## cordic_final
(* keep_hierarchy = "yes", use_dsp = "yes" *)
module cordic_final #(
    parameter WIDTH = 32,          
    parameter FRAC = 14,           
    parameter ITER = 16,           
    parameter LOG_ITER = 4,         
    parameter POST_STAGES = 5       
)
(
    input wire                    clk,
    input wire                    rst_n,        
    input wire                    start,        
    input wire signed [WIDTH-1:0] x_in,         
    input wire                    func_select,  
    output reg                    busy,         
    output reg                    done,         
    output reg signed [WIDTH:0] result       
);
For scale: about 20,000 cells after synthesis, ~71 I/O pins, roughly 190,000 sq um of cells after synthesis.
export LEC_CHECK = 0
export CAP_MARGIN = 20
export CORE_MARGIN = 2
export CORE_UTILIZATION = 72
export PLACE_DENSITY = 0.4
export SETUP_SLACK_MARGIN = 1.08
export SLEW_MARGIN = 20
create_clock -name core_clock -period 8.37 [get_ports {clk}]
run.sh (not shown) runs the stock make flow with config.mk's settings and CLKGATE_MAP_FILE=.
The first run finished with timing, DRC and antenna clean.
==> next run, changes <==
Settings changed: ABC_AREA set to 1, HOLD_SLACK_MARGIN set to -0.09, PLACE_DENSITY 0.4 to not set, SETUP_SLACK_MARGIN 1.08 to not set, SLEW_MARGIN 20 to 5.
Clock period 8.37 ns to 6.59 ns, I/O delays scaled along.
Now the flow aborted during 5_1_grt (GRT-0116).
Synthesized cell count rose by 32%.
Area after synthesis went up by 11%.
Die area is higher by 11%.
==> next run, changes <==
Settings changed: ABC_AREA 1 to not set, CTS_CLUSTER_DIAMETER set to 34, HOLD_SLACK_MARGIN -0.09 to not set, SLEW_MARGIN 5 to 20.
Clock period 6.59 ns to 8.25 ns, I/O delays scaled along.
The changed run finished with timing, DRC and antenna clean.
Area after synthesis went down by 10%.
Die size went down by 9.9%.
Synthesized cell count went down by 24%.
==> next run, changes <==
Settings changed: CORE_UTILIZATION 72 to 40, CTS_CLUSTER_DIAMETER 34 to not set.
Clock period 8.25 ns to 10.1 ns, I/O delays scaled along.
Effect: Setup slack gets better by 830 ps. Routed wire length falls by a few percent. Count of clock-buffer cells in the layout falls by 102. Die area rises by well over a third. Final area falls by a few percent. Sequential cell count stays the same.

---

Setup of build 84:
cordic_final again, from the RTL that the note above started with.
make LEC_CHECK=0 ABC_AREA=1 CAP_MARGIN=0 CORE_MARGIN=2 CORE_UTILIZATION=72 CTS_CLUSTER_DIAMETER=375 CTS_CLUSTER_SIZE=10 PLACE_DENSITY=0.4 SETUP_SLACK_MARGIN=1.08 SLEW_MARGIN=20 TNS_END_PERCENT=10 finish   # period 6.2 ns
[build 84] flow finished | final checks: failed | reasons: setup timing
#### Input delta (build 47 over build 84)
# build 84
export LEC_CHECK = 0
export ABC_AREA = 1
export CAP_MARGIN = 0
export CORE_MARGIN = 2
export CORE_UTILIZATION = 72
export CTS_CLUSTER_DIAMETER = 375
export CTS_CLUSTER_SIZE = 10
export PLACE_DENSITY = 0.4
export SETUP_SLACK_MARGIN = 1.08
export SLEW_MARGIN = 20
export TNS_END_PERCENT = 10
create_clock -name core_clock -period 6.2 [get_ports {clk}]
# build 47
export LEC_CHECK = 0
export ABC_AREA = 1
export CAP_MARGIN = 20
export CORE_MARGIN = 2
export CORE_UTILIZATION = 72
export CTS_CLUSTER_DIAMETER = 34
export MAX_ROUTING_LAYER = met4
export SLEW_MARGIN = 20
create_clock -name core_clock -period 6.81 [get_ports {clk}]
==> results <==
- Build 47 did not run to completion, as it errored out during 5_1_grt.
- Chip area from the yosys synthesis statistics came out exactly the same in build 47 and build 84.
- From build 84 to build 47 the numbers moved as follows: post-place setup slack up 0.66 ns; placed cell count down 313; count of different cell masters after synthesis flat.
- Comparing build 47 against build 84, there is no change at all in simple logic cell fraction of the synthesized area.
- Post-cts resize count up 40 in build 47 wrt build 84
- On placer congestion estimate, build 47 and build 84 are neck and neck.
- As far as cell area after synthesis goes, build 47 and build 84 are indistinguishable; the numbers are identical.
- In build 47, the post-CTS setup buffer count came out 190% above the value in build 84.
diff inputs: build 47 => build 48
# build 47
export LEC_CHECK = 0
export ABC_AREA = 1
export CAP_MARGIN = 20
export CORE_MARGIN = 2
export CORE_UTILIZATION = 72
export CTS_CLUSTER_DIAMETER = 34
export MAX_ROUTING_LAYER = met4
export SLEW_MARGIN = 20
create_clock -name core_clock -period 6.81 [get_ports {clk}]
# build 48
export LEC_CHECK = 0
export CAP_MARGIN = 20
export CORE_MARGIN = 2
export CORE_UTILIZATION = 72
export CTS_CLUSTER_DIAMETER = 42
export SETUP_SLACK_MARGIN = 2.56
export SLEW_MARGIN = 20
create_clock -name core_clock -period 9.44 [get_ports {clk}]
Results
Build 48 completed; timing, DRC and antenna clean. Build 47 → build 48: chip area estimate from yosys synthesis has decreased, simple-gate share of the synthesized area decreased by 4.8 points relative to the old numbers, horizontal die dimension fell about 5%. Between build 47 and build 48, the difference in effective utilization at floorplan is negligible. Between build 47 and build 48, the flow reports placed cell area decreasing by more than 10%. Summary of build 48 over build 47: chip area decreased by 29000 um^2 relative to the old numbers, maximum clock insertion buffer count closely matched the old numbers.
